Setup of job 9037:
==> flow/design.v (excerpt) <==
module calc_top (
   input              clk,
   input              rst,
   input      [15:0]  data_x,
   input      [1:0]   KEY,
   input      [6:0]   SW,
   output     [7:0]   HEX0,
   output     [7:0]   HEX1,
   output     [7:0]   HEX2,
   output     [7:0]   HEX3,
   output     [7:0]   HEX4,
   output     [7:0]   HEX5,
   output     [1:0]   LEDR
   );
For scale: roughly 270 flip-flops, about 77 I/O pins, about 18,000 µm² of cells after synthesis.
==> flow/config.mk <==
export PLATFORM = sky130hd
export DESIGN_NAME = calc_top
export DESIGN_NICKNAME = calc_top
export VERILOG_FILES = /design/flow/design.v
export SDC_FILE = /design/flow/constraint.sdc
export NUM_CORES = 4
export LEC_CHECK = 0
export CAP_MARGIN = 20
export CORE_MARGIN = 2
export CORE_UTILIZATION = 61
export CTS_CLUSTER_DIAMETER = 136
export CTS_CLUSTER_SIZE = 28
export GPL_ROUTABILITY_DRIVEN = 1
export MIN_ROUTING_LAYER = met1
export PLACE_DENSITY_LB_ADDON = 0.18
export SETUP_SLACK_MARGIN = 5.0
export SLEW_MARGIN = 20
export TNS_END_PERCENT = 75
==> flow/constraint.sdc <==
create_clock -name core_clock -period 42.0 [get_ports {clk}]
set_input_delay 8.4000 -clock core_clock [delete_from_list [all_inputs] [get_ports {clk}]]
set_output_delay 8.4000 -clock core_clock [all_outputs]
set_load 0.01 [all_outputs]
run.sh (not shown) runs the stock make flow with config.mk's settings and CLKGATE_MAP_FILE=.
Input changes introduced in job 5229 (baseline for comparison: job 9037):
Settings: CORE_UTILIZATION now 70, was 61; CTS_CLUSTER_DIAMETER no longer set, was 136; PLACE_DENSITY_LB_ADDON no longer set, was 0.18; CAP_MARGIN now 15, was 20; CTS_CLUSTER_SIZE no longer set, was 28; MIN_ROUTING_LAYER no longer set, was met1; SETUP_SLACK_MARGIN now -0.43, was 5.0; ABC_AREA now 1, previously not set; GPL_ROUTABILITY_DRIVEN no longer set, was 1; TNS_END_PERCENT no longer set, was 75; the clock period (ns, I/O delays scaled along) now 20.3, was 42.0.
--- outcome ---
To summarise job 5229: no stage aborted, but the layout did not pass its checks, failing on negative setup slack.
Measured against job 5229, the non-clock inverter count in the final layout of job 9037 comes out at 0.55 times the reference value.
Summary of job 5229 over job 9037: vertical die dimension moved down; peak supply drop went up by 0.000042 V.
Job 9037 → job 5229: combinational cell power now sits higher, detailed-routing wirelength on met1 grew by 2000 µm, total power picked up an extra about 200%, cell-internal power higher.
Number of clock sinks came out exactly the same in job 5229 and job 9037.
[compare] base=job 9037 new=job 5229: final cell count increased about 18%, die area decreased about 16%, buffer count excluding the clock tree in the final layout increased about 300%.
Edits applied to the flow inputs when going from job 5229 to job 8705:
Settings: clearing SETUP_SLACK_MARGIN, which used to be -0.43; swapping 70 for 65 in CORE_UTILIZATION; swapping 20.3 for 15.9 in the clock period (ns, I/O delays scaled along).
Findings:
- STATUS standard cell core area: job 8705 loses against job 5229
- Job 8705 contains fewer vias than job 5229.
- The final reports for job 8705 and job 5229 show worst setup margin lower in the former.
- Job 8705 finished every stage; the final checks, however, were not passed, the failures being negative setup slack.
- Re die span in y: job 5229 and job 8705 aren't equal, and the lower value belongs to job 5229.
- As far as growth of design area from synthesis to finish is concerned, job 8705 and job 5229 perform about the same.
- Job 8705 reports a lower hold slack than job 5229 does.
- Number of standard-cell rows in the floorplan in job 8705 is 2 higher than in job 5229
- Compare job 5229 and job 8705 | clock group share of total power higher: job 8705
- Of job 8705 and job 5229, it is job 8705 that has the higher instance count on the critical path.
What job 7747 does differently from job 8705 at the input level:
Settings: PLACE_DENSITY_LB_ADDON: unset -> 0.27; CORE_UTILIZATION: 65 -> 72; CTS_CLUSTER_SIZE: unset -> 15; CAP_MARGIN: 15 -> 20; SETUP_SLACK_MARGIN: unset -> -0.04; the clock period (ns, I/O delays scaled along): 15.9 -> 21.6.
### Flow results
Although job 7747 finished all stages, its layout failed final checks on negative setup slack. The lower worst supply voltage drop on vdd of job 8705 and job 7747 is in job 7747. Power of the combinational group (lower): job 7747. As of job 7747, final setup violation count had fallen by a few percent compared to job 8705. Changes observed in job 7747 relative to job 8705: clock share of power shows an increase of 1.0 points; via count shows an increase of 2,356. Between job 8705 and job 7747, clock power decreased. Job 8705 → job 7747: core utilization before placement rose 7.4 points, die span in x fell 4.9%, routed length on met1 rose about 20%.

## run 1
Starting RTL as in the previous note.
==> flow/design.v (excerpt) <==
module calc_top (
   input              clk,
   input              rst,
   input      [15:0]  data_x,
   input      [1:0]   KEY,
   input      [6:0]   SW,
   output     [7:0]   HEX0,
   output     [7:0]   HEX1,
   output     [7:0]   HEX2,
   output     [7:0]   HEX3,
   output     [7:0]   HEX4,
   output     [7:0]   HEX5,
   output     [1:0]   LEDR
   );
wire [3:0] bcd2, bcd1, bcd0;
wire neg;
wire [15:0] smooth_out;
wire nothing;
wire [9:0] BCD_in;
smooth_filter my_filter (.clk(clk), .reset(rst), .in(data_x[15:0]), .SW(SW[1:0]), .out(smooth_out));
cal my_cal (.clk(clk), .KEY(KEY), .SW(SW[6:2]), .smooth_out(smooth_out), .LEDR(LEDR[1:0]), .nothing(nothing), .BCD_in(BCD_in));
bin2bcd my_bin2bcd (.bin(BCD_in), .bcd2(bcd2), .bcd1(bcd1), .bcd0(bcd0), .neg(neg));
seg7 my_seg7 (.HEX0(HEX0), .HEX1(HEX1), .HEX2(HEX2), .HEX3(HEX3), .HEX4(HEX4), .HEX5(HEX5), .clk(clk), .rst(rst), .nothing(nothing), .display({bcd2, bcd1, bcd0}), .neg(neg));
endmodule
==> flow/config.mk <==
export PLATFORM = sky130hd
export DESIGN_NAME = calc_top
export DESIGN_NICKNAME = calc_top
export VERILOG_FILES = /design/flow/design.v
export SDC_FILE = /design/flow/constraint.sdc
export NUM_CORES = 4
export LEC_CHECK = 0
export CAP_MARGIN = 30
export CORE_ASPECT_RATIO = 1.15
export CORE_MARGIN = 2
export CORE_UTILIZATION = 72
export CTS_CLUSTER_DIAMETER = 183
export PLACE_DENSITY = 0.76
export SETUP_SLACK_MARGIN = 4.96
export SLEW_MARGIN = 20
==> flow/constraint.sdc <==
create_clock -name core_clock -period 17.0 [get_ports {clk}]
set_input_delay 3.4000 -clock core_clock [delete_from_list [all_inputs] [get_ports {clk}]]
set_output_delay 3.4000 -clock core_clock [all_outputs]
set_load 0.01 [all_outputs]
In the summary table, run 1 is marked failed, with error DPL-0033 raised in clock tree synthesis.
For run 2, these inputs were changed with respect to run 1:
Settings: a change of CTS_CLUSTER_DIAMETER from 183 to 92; a change of CAP_MARGIN from 30 to 15; a deleted PLACE_DENSITY that had been 0.76; a deleted CORE_ASPECT_RATIO that had been 1.15; a deleted SETUP_SLACK_MARGIN that had been 4.96; an added ABC_AREA of 1; a change of the clock period (ns, I/O delays scaled along) from 17.0 to 20.6.
==> comparison <==
- Run 2 did not run to completion, as it errored out during global routing.
- Re post-synthesis instance area: run 1 was higher than run 2.
- The synthesized area per cell reported for run 2 is smaller than that of run 1 by 1.8 µm².
- In the tables for run 2 and run 1, number of standard cells after synthesis reads higher with run 2.
- Run 2 vs. run 1: portion of netlist area occupied by mux cells -1.6 points, worst slack after detailed placement +4.33 ns.
- Compared with run 1, in run 2 sequential element share of the synthesized area higher, summed standard-cell area reported by yosys lower.
- Run 2 ends up with a routability congestion estimate that is 0.074 lower than in run 1.
- Xor-xnor portion of the synthesized cell area (lower): run 2

Setup of build 28:
Starting RTL as in the previous note.
Settings: LEC_CHECK=0, ABC_AREA=1, CAP_MARGIN=20, CORE_MARGIN=2, CORE_UTILIZATION=67, CTS_CLUSTER_DIAMETER=42, CTS_CLUSTER_SIZE=37, SLEW_MARGIN=20; clock period 15.4 ns.
Ran to the end and failed final checks on negative setup slack: build 28.
## Diff of input files: build 85 against build 28
diff --git a/flow/config.mk b/flow/config.mk
--- a/flow/config.mk
+++ b/flow/config.mk
@@ -10,5 +10,3 @@
 export CORE_MARGIN = 2
-export CORE_UTILIZATION = 67
-export CTS_CLUSTER_DIAMETER = 42
-export CTS_CLUSTER_SIZE = 37
-export SLEW_MARGIN = 20
+export CORE_UTILIZATION = 19
+export SLEW_MARGIN = 25
==> flow/constraint.sdc <==
create_clock -name core_clock -period 28.0 [get_ports {clk}]
set_input_delay 5.6000 -clock core_clock [delete_from_list [all_inputs] [get_ports {clk}]]
set_output_delay 5.6000 -clock core_clock [all_outputs]
set_load 0.01 [all_outputs]
==> results <==
Wire length ends up higher on build 28. Build 85: full flow OK, the timing, DRC and antenna checks passed. Initial antenna violation count ended up 1 lower on build 85 than on build 28. Comparing net count reported at finish for build 28 and build 85, the bigger number came from build 28. Re signed area change from the synthesized netlist to the final layout: build 28 and build 85 aren't equal, and the lower value belongs to build 85. As far as flip-flop count goes, build 28 and build 85 are indistinguishable; the numbers are identical. Row critical path depth: build 85 lower / build 28 higher. Build 28 was larger in final cell area than build 85. Build 85 reports its capture point of the critical path as HEX0[1] while build 28 reports HEX0[6].
Changes in build 40 relative to build 85:
diff --git a/flow/config.mk b/flow/config.mk
--- a/flow/config.mk
+++ b/flow/config.mk
@@ -10,3 +10,7 @@
 export CORE_MARGIN = 2
-export CORE_UTILIZATION = 19
-export SLEW_MARGIN = 25
+export CORE_UTILIZATION = 72
+export CTS_CLUSTER_DIAMETER = 52
+export CTS_CLUSTER_SIZE = 74
+export PLACE_DENSITY = 0.35
+export SETUP_SLACK_MARGIN = -0.04
+export SLEW_MARGIN = 20
==> flow/constraint.sdc <==
create_clock -name core_clock -period 20.9 [get_ports {clk}]
set_input_delay 4.1800 -clock core_clock [delete_from_list [all_inputs] [get_ports {clk}]]
set_output_delay 4.1800 -clock core_clock [all_outputs]
set_load 0.01 [all_outputs]
Notes after the runs:
What ended build 40 was a tool error in global routing (5_1_grt); the run never finished. Sort build 85 and build 40 by worst-case setup slack after placement asc -> top: build 40. Going from build 85 to build 40, the number of placed cells counting well taps was found to have gone down by 730. Starting density of the core, build 85 and build 40: larger value in build 40. Build 40 ended up with a higher global placer's final weighted congestion than build 85 did. Between build 40 and build 85, it is build 40 whose die area is lower, by 73%. Looking only at vertical die size, and setting everything else aside, the higher value of build 85 and build 40 goes to build 85. Comparing build 85 against build 40, there is no change at all in synthesized cell count. The count of buffers added by post-CTS timing repair for setup of build 40 is higher than that of build 85.
--- input diff build 40..build 31 ---
diff --git a/flow/config.mk b/flow/config.mk
--- a/flow/config.mk
+++ b/flow/config.mk
@@ -10,3 +10,3 @@
 export CORE_MARGIN = 2
-export CORE_UTILIZATION = 72
+export CORE_UTILIZATION = 70
 export CTS_CLUSTER_DIAMETER = 52
Results
On build 31: final RePlAce weighted congestion is about 3.3% lower than what build 40 gave.
Delta(initial core utilization, build 31 - build 40) < 0
The die of build 31 is larger than the one used in build 40.
Diff build 40 and build 31: width of the die higher in build 31
STATUS run=build 31 STAGES=ALL_DONE FINAL_CHECKS=FAILED CAUSE=negative setup slack
On build 31: total of cells resized after clock tree synthesis is about 27% lower than what build 40 gave.
Relative to build 31, the following input files were edited for build 21:
==> flow/config.mk <==
export PLATFORM = sky130hd
export DESIGN_NAME = calc_top
export DESIGN_NICKNAME = calc_top
export VERILOG_FILES = /design/flow/design.v
export SDC_FILE = /design/flow/constraint.sdc
export NUM_CORES = 4
export LEC_CHECK = 0
export CAP_MARGIN = 20
export CORE_MARGIN = 2
export CORE_UTILIZATION = 40
export SLEW_MARGIN = 20
==> flow/constraint.sdc <==
create_clock -name core_clock -period 27.2 [get_ports {clk}]
set_input_delay 5.4400 -clock core_clock [delete_from_list [all_inputs] [get_ports {clk}]]
set_output_delay 5.4400 -clock core_clock [all_outputs]
set_load 0.01 [all_outputs]
Findings:
- The flow did not stop early for build 21: all stages ran, and the layout cleared the timing, DRC and antenna checks.
- Build 31 ran in full, but the layout does not pass; the checks complain about negative setup slack.
- Summary: with build 31 as the reference, post-route standard cell area excluding fillers in build 21 moved down by a few percent.
- Comparing build 31 and build 21, post-synthesis mux area share is higher on build 21.
- | largest incremental delay on the critical path | build 21 vs build 31 | 0.07 ns lower |
- In build 21 relative to build 31, routed wire length had gone down by more than a quarter.
- NOTE area occupied by multi-input gates build 31->build 21 increased slightly
- Taking build 31 as the reference point, the clock-buffer cell count of build 21 rises by about 36%.
Power and IR drop assume default switching activity.
